==> inputs of 02-02 <==
==> flow/design.v <==
module rgb2hsv(
        input clock,
        input reset_n,
        input in_valid,
        input [7:0] in_red,
        input [7:0] in_green,
        input [7:0] in_blue,
        input in_visual,
        input in_done,
        output out_valid,
        output [7:0] out_red,
        output [7:0] out_green,
        output [7:0] out_blue,
        output [7:0] out_hue,
        output [7:0] out_saturation,
        output [7:0] out_brightness,
        output out_visual,
        output out_done
    );
    reg valid1;
    reg [7:0] red1;
    reg [7:0] green1;
    reg [7:0] blue1;
    reg visual1;
    reg done1;
    reg [7:0] max_value1;
    reg [1:0] max_index1;
    reg [7:0] min_value1;
    reg [1:0] min_index1;
    always @(posedge clock)
    begin
        if (reset_n) begin
            valid1 <= in_valid;
            red1[7:0] <= in_red[7:0];
            green1[7:0] <= in_green[7:0];
            blue1[7:0] <= in_blue[7:0];
            visual1 <= in_visual;
            done1 <= in_done;
            if (in_red >= in_green) begin
                if (in_red >= in_blue) begin
                    max_value1[7:0] <= in_red[7:0];
                    max_index1[1:0] <= 1;
                end
                else begin
                    max_value1[7:0] <= in_blue[7:0];
                    max_index1[1:0] <= 3;
                end
            end
            else begin
                if (in_blue >= in_green) begin
                    max_value1[7:0] <= in_blue[7:0];
                    max_index1[1:0] <= 3;
                end
                else begin
                    max_value1[7:0] <= in_green[7:0];
                    max_index1[1:0] <= 2;
                end
            end
            if (in_red < in_green) begin
                if (in_red < in_blue) begin
                    min_value1[7:0] <= in_red[7:0];
                    min_index1[1:0] <= 1;
                end
                else begin
                    min_value1[7:0] <= in_blue[7:0];
                    min_index1[1:0] <= 3;
                end
            end
            else begin
                if (in_blue < in_green) begin
                    min_value1[7:0] <= in_blue[7:0];
                    min_index1[1:0] <= 3;
                end
                else begin
                    min_value1[7:0] <= in_green[7:0];
                    min_index1[1:0] <= 2;
                end
            end
        end 
        else begin
            valid1 <= 1'b0;
            red1[7:0] <= 8'b0;
            green1[7:0] <= 8'b0;
            blue1[7:0] <= 8'b0;
            visual1 <= 1'b0;
            done1 <= 1'b0;
            max_value1[7:0] <= 8'd0;
            max_index1[1:0] <= 2'd0; 
            min_value1[7:0] <= 8'd0; 
            min_index1[1:0] <= 2'd0;
        end
    end
    reg valid2;
    reg [7:0] red2;
    reg [7:0] green2;
    reg [7:0] blue2;
    reg visual2;
    reg done2;
    reg [7:0] dif2;
    reg [7:0] max_value2;
    reg [1:0] max_index2;
    reg [7:0] min_value2;
    reg [1:0] min_index2;
    always @(posedge clock)
    begin
        if (reset_n) begin
            valid2 <= valid1;
            red2[7:0] <= red1[7:0];
            green2[7:0] <= green1[7:0];
            blue2[7:0] <= blue1[7:0];
            visual2 <= visual1;
            done2 <= done1;
            dif2[7:0] <= max_value1[7:0] - min_value1[7:0];
            max_value2[7:0] <= max_value1[7:0];
            max_index2[1:0] <= max_index1[1:0];
            min_value2[7:0] <= min_value1[7:0];
            min_index2[1:0] <= min_index1[1:0];
        end 
        else begin
            valid2 <= 1'b0;
            red2[7:0] <= 8'b0;
            green2[7:0] <= 8'b0;
            blue2[7:0] <= 8'b0;
            visual2 <= 1'b0;
            done2 <= 1'b0;
            dif2[7:0] <= 8'd0;
            max_value2[7:0] <= 8'd0;
            max_index2[1:0] <= 2'd0;
            min_value2[7:0] <= 8'd0; 
            min_index2[1:0] <= 2'd0;
        end
    end
    reg valid3;
    reg [7:0] red3;
    reg [7:0] green3;
    reg [7:0] blue3;
    reg visual3;
    reg done3;
    reg [11:0] hue3;
    reg [7:0] dif3;
    reg [7:0] max_value3;
    reg [1:0] max_index3;
    reg [7:0] min_value3;
    reg [1:0] min_index3;
    always @(posedge clock)
    begin
        if (reset_n) begin
            valid3 <= valid2;
            red3[7:0] <= red2[7:0];
            green3[7:0] <= green2[7:0];
            blue3[7:0] <= blue2[7:0];
            visual3 <= visual2;
            done3 <= done2;
            dif3[7:0] <= dif2[7:0];
            max_value3[7:0] <= max_value2[7:0];
            max_index3[1:0] <= max_index2[1:0];
            min_value3[7:0] <= min_value2[7:0];
            min_index3[1:0] <= min_index2[1:0];
            if (dif2 > 0) begin
                if (max_index2 == 1) begin
                    if (green2 < blue2) begin
                        hue3[11:0] <= ((blue2 - green2) << 4);
                    end
                    else begin
                        hue3[11:0] <= ((green2 - blue2) << 4);
                    end
                end
                if (max_index2 == 2) begin
                    if (blue2 < red2) begin
                        hue3[11:0] <= ((red2 - blue2) << 4);
                    end
                    else begin
                        hue3[11:0] <= ((blue2 - red2) << 4);
                    end
                end
                if (max_index2 == 3) begin
                    if (red2 < green2) begin
                        hue3[11:0] <= ((green2 - red2) << 4);
                    end
                    else begin
                        hue3[11:0] <= ((red2 - green2) << 4);
                    end
                end
            end
            else begin
                hue3[11:0] <= 12'd0;             
            end
        end
        else begin
            valid3 <= 1'b0;
            red3[7:0] <= 8'b0;
            green3[7:0] <= 8'b0;
            blue3[7:0] <= 8'b0;
            visual3 <= 1'b0;
            done3 <= 1'b0;
            hue3[11:0] <= 12'd0;
            dif3[7:0] <= 8'd0;
            max_value3[7:0] <= 8'd0;
            max_index3[1:0] <= 2'd0;
            min_value3[7:0] <= 8'd0;
            min_index3[1:0] <= 2'd0;
        end
    end
    reg valid4;
    reg [7:0] red4;
    reg [7:0] green4;
    reg [7:0] blue4;
    reg visual4;
    reg done4;
    reg [11:0] hue4;
    reg [7:0] dif4;
    reg [7:0] max_value4;
    reg [1:0] max_index4;
    always @(posedge clock)
    begin
        if (reset_n) begin
            valid4 <= valid3;
            red4[7:0] <= red3[7:0];
            green4[7:0] <= green3[7:0];
            blue4[7:0] <= blue3[7:0];
            visual4 <= visual3;
            done4 <= done3;          
            dif4[7:0] <= dif3[7:0];
            max_value4[7:0] <= max_value3[7:0];
            max_index4 <= max_index3;
            hue4[11:0] <= (hue3 / dif3);
        end
        else begin
            valid4 <= 1'b0;
            red4[7:0] <= 8'b0;
            green4[7:0] <= 8'b0;
            blue4[7:0] <= 8'b0;
            visual4 <= 1'b0;
            done4 <= 1'b0;
            hue4[11:0] <= 12'd0;
            dif4[7:0] <= 8'd0;
            max_value4 <= 8'd0;
            max_index4[1:0] <= 2'd0;
        end
    end
    reg valid5;
    reg [7:0] red5;
    reg [7:0] green5;
    reg [7:0] blue5;
    reg visual5;
    reg done5;
    reg [11:0] hue5;
    reg [7:0] dif5;
    reg [7:0] max_value5;
    always @(posedge clock)
    begin
        if (reset_n) begin
            valid5 <= valid4;
            red5[7:0] <= red4[7:0];
            green5[7:0] <= green4[7:0];
            blue5[7:0] <= blue4[7:0];
            visual5 <= visual4;
            done5 <= done4;
            dif5[7:0] <= dif4[7:0];
            max_value5[7:0] <= max_value4[7:0];
            if (dif4 > 0) begin
                if (max_index4 == 1) begin
                    if (green4 < blue4) begin
                        hue5[11:0] <= 96 - hue4;
                    end
                    else begin
                        hue5[11:0] <= 0 + hue4;
                    end
                end
                if (max_index4 == 2) begin
                    if (blue4 < red4) begin
                        hue5[11:0] <= 32 - hue4;
                    end
                    else begin
                        hue5[11:0] <= 32 + hue4;
                    end
                end
                if (max_index4 == 3) begin
                    if (red4 < green4) begin
                        hue5[11:0] <= 64 - hue4;
                    end
                    else begin
                        hue5[11:0] <= 64 + hue4;
                    end
                end
            end
            else begin
                hue5[11:0] <= 12'd0;             
            end
        end
        else begin
            valid5 <= 1'b0;
            red5[7:0] <= 8'b0;
            green5[7:0] <= 8'b0;
            blue5[7:0] <= 8'b0;
            visual5 <= 1'b0;
            done5 <= 1'b0;
            dif5[7:0] <= 8'd0;
            max_value5[7:0] <= 8'd0;
            hue5[11:0] <= 12'd0;
        end
    end
    reg valid;
    reg [7:0] red;
    reg [7:0] green;
    reg [7:0] blue;
    reg visual;
    reg done;
    reg [18:0] hue;
    reg [7:0] saturation;
    reg [7:0] max_value;
    always @(posedge clock)
    begin
        if (reset_n) begin
            valid <= valid5;
            red[7:0] <= red5[7:0];
            green[7:0] <= green5[7:0];
            blue[7:0] <= blue5[7:0];
            visual <= visual5;
            done <= done5;
            max_value[7:0] <= max_value5[7:0];
            hue[18:0] <= (85 * hue5);
            if (max_value5 == 0) begin
                saturation[7:0] <= 8'd0;
            end
            else begin
                saturation[7:0] <= 255 * dif5 / max_value5;
            end
        end
        else begin 
            valid <= 1'b0;
            red[7:0] <= 8'b0;
            green[7:0] <= 8'b0;
            blue[7:0] <= 8'b0;
            visual <= 1'b0;
            done <= 1'b0;
            max_value[7:0] <= 8'd0;
            hue[18:0] <= 19'd0;
            saturation [7:0] <= 8'd0;
        end
    end
    assign out_valid = valid;
    assign out_red[7:0] = red[7:0];
    assign out_green[7:0] = green[7:0];  
    assign out_blue[7:0] = blue[7:0];
    assign out_hue[7:0] = hue[12:5];
    assign out_saturation[7:0] = saturation[7:0];
    assign out_brightness[7:0] = max_value[7:0];
    assign out_visual = visual;
    assign out_done = done;
endmodule
==> flow/run.sh <==
#!/bin/bash
# the make line also repeats each setting of config.mk as NAME=value (left out here)
make -C /OpenROAD-flow-scripts/flow DESIGN_CONFIG=/design/flow/config.mk WORK_HOME=/design/flow/orfs CLKGATE_MAP_FILE= finish
==> flow/config.mk <==
export PLATFORM = sky130hd
export DESIGN_NAME = rgb2hsv
export DESIGN_NICKNAME = rgb2hsv
export VERILOG_FILES = /design/flow/design.v
export SDC_FILE = /design/flow/constraint.sdc
export NUM_CORES = 4
export LEC_CHECK = 0
export ABC_AREA = 1
export CAP_MARGIN = 5
export CORE_MARGIN = 2
export CORE_UTILIZATION = 31
export CTS_CLUSTER_SIZE = 38
export GPL_ROUTABILITY_DRIVEN = 0
export MIN_ROUTING_LAYER = met1
export PLACE_DENSITY_LB_ADDON = 0.05
export SETUP_SLACK_MARGIN = 5.0
export SLEW_MARGIN = 10
==> flow/constraint.sdc <==
create_clock -name core_clock -period 97.4 [get_ports {clock}]
set_input_delay 19.4800 -clock core_clock [delete_from_list [all_inputs] [get_ports {clock}]]
set_output_delay 19.4800 -clock core_clock [all_outputs]
set_load 0.01 [all_outputs]
==> inputs of 08-18, as changes to 02-02 <==
ABC_AREA = 0   (was 1)
CAP_MARGIN = 30   (was 5)
CELL_PAD_IN_SITES_DETAIL_PLACEMENT = 2   (was default)
CELL_PAD_IN_SITES_GLOBAL_PLACEMENT = 3   (was default)
CORE_ASPECT_RATIO = 1.16   (was default)
CORE_UTILIZATION = 40   (was 31)
CTS_CLUSTER_SIZE = 35   (was 38)
SLEW_MARGIN = 40   (was 10)
TNS_END_PERCENT = 60   (was default)
==> flow/constraint.sdc (replaced) <==
create_clock -name core_clock -period 84.6 [get_ports {clock}]
set_input_delay 16.9200 -clock core_clock [delete_from_list [all_inputs] [get_ports {clock}]]
set_output_delay 16.9200 -clock core_clock [all_outputs]
set_load 0.01 [all_outputs]
==> inputs of 02-04, as changes to 02-02 <==
ABC_AREA = default   (was 1)
CAP_MARGIN = 20   (was 5)
CORE_UTILIZATION = 51   (was 31)
CTS_CLUSTER_DIAMETER = 107   (was default)
CTS_CLUSTER_SIZE = default   (was 38)
GPL_ROUTABILITY_DRIVEN = default   (was 0)
GPL_TIMING_DRIVEN = 0   (was default)
MIN_ROUTING_LAYER = default   (was met1)
PLACE_DENSITY_LB_ADDON = default   (was 0.05)
SETUP_SLACK_MARGIN = default   (was 5.0)
==> flow/constraint.sdc (replaced) <==
create_clock -name core_clock -period 43.4 [get_ports {clock}]
set_input_delay 8.6800 -clock core_clock [delete_from_list [all_inputs] [get_ports {clock}]]
set_output_delay 8.6800 -clock core_clock [all_outputs]
set_load 0.01 [all_outputs]
==> inputs of 04-19, as changes to 02-02 <==
ABC_AREA = default   (was 1)
CAP_MARGIN = 20   (was 5)
CORE_UTILIZATION = 66   (was 31)
CTS_CLUSTER_SIZE = default   (was 38)
GPL_ROUTABILITY_DRIVEN = default   (was 0)
MIN_ROUTING_LAYER = default   (was met1)
PLACE_DENSITY_LB_ADDON = default   (was 0.05)
SETUP_SLACK_MARGIN = default   (was 5.0)
SLEW_MARGIN = 20   (was 10)
==> flow/constraint.sdc (replaced) <==
create_clock -name core_clock -period 66.3 [get_ports {clock}]
set_input_delay 13.2600 -clock core_clock [delete_from_list [all_inputs] [get_ports {clock}]]
set_output_delay 13.2600 -clock core_clock [all_outputs]
set_load 0.01 [all_outputs]
==> results.txt <==
Here are the numbers from the latest Yosys + OpenROAD run.

The final worst slack came out at -2.77 ns. The total non-filler cell area in the finished layout is 44,300 um2. The count of final setup violators came out at 2. The run finished, with violations left.

The reasons given for failing layout checks are negative setup slack.
[end of results for 04-19]
==> results.txt <==
Here are the numbers from the latest Yosys + OpenROAD run.

The count of final setup violators came out at 8. Counting the fill cells in the layout gives around 6k. The final worst slack is -28.51 ns. The layout stage reports a final design area of 48,000 um2.

In this run the layout check failures are negative setup slack. Yosys attributes the largest share of cell area to sky130_fd_sc_hd__dfxtp_1 17%, sky130_fd_sc_hd__ha_1 16%, sky130_fd_sc_hd__nor2_1 4.7%. The run finished, with violations left.
[end of results for 02-04]
==> results.txt <==
Here are the numbers from the latest Yosys + OpenROAD run.

The run finished with no timing, DRC or antenna violations. The final worst slack came out at 8.57 ns. Looking at the clock tree report, the maximum root-to-sink buffer count equals 3.

The fraction of standard cell area in multi-input logic came out at 0.712. The main combinational cell family by area after synthesis is simple AND/OR/NAND/NOR gates. The aoi/oai-family share of the synthesized area came out at 0.250.

The worst setup path is captured at a flip-flop. The final timing report counts setup violations totalling 0.
[end of results for 08-18]
==> results.txt <==
Here are the numbers from the latest Yosys + OpenROAD run.

The number of cell instances after yosys synthesis is ~6.5k. The run finished with no timing, DRC or antenna violations. The count of final setup violators came out at 0. The minimum setup slack after placement came out at 20.63 ns. The total non-filler cell area in the finished layout is 46,700 um2.

The final worst slack came out at 20.80 ns. After synthesis the cells add up to 43,000 um2. For reference, the critical path is captured by saturation[0].
[end of results for 02-02]
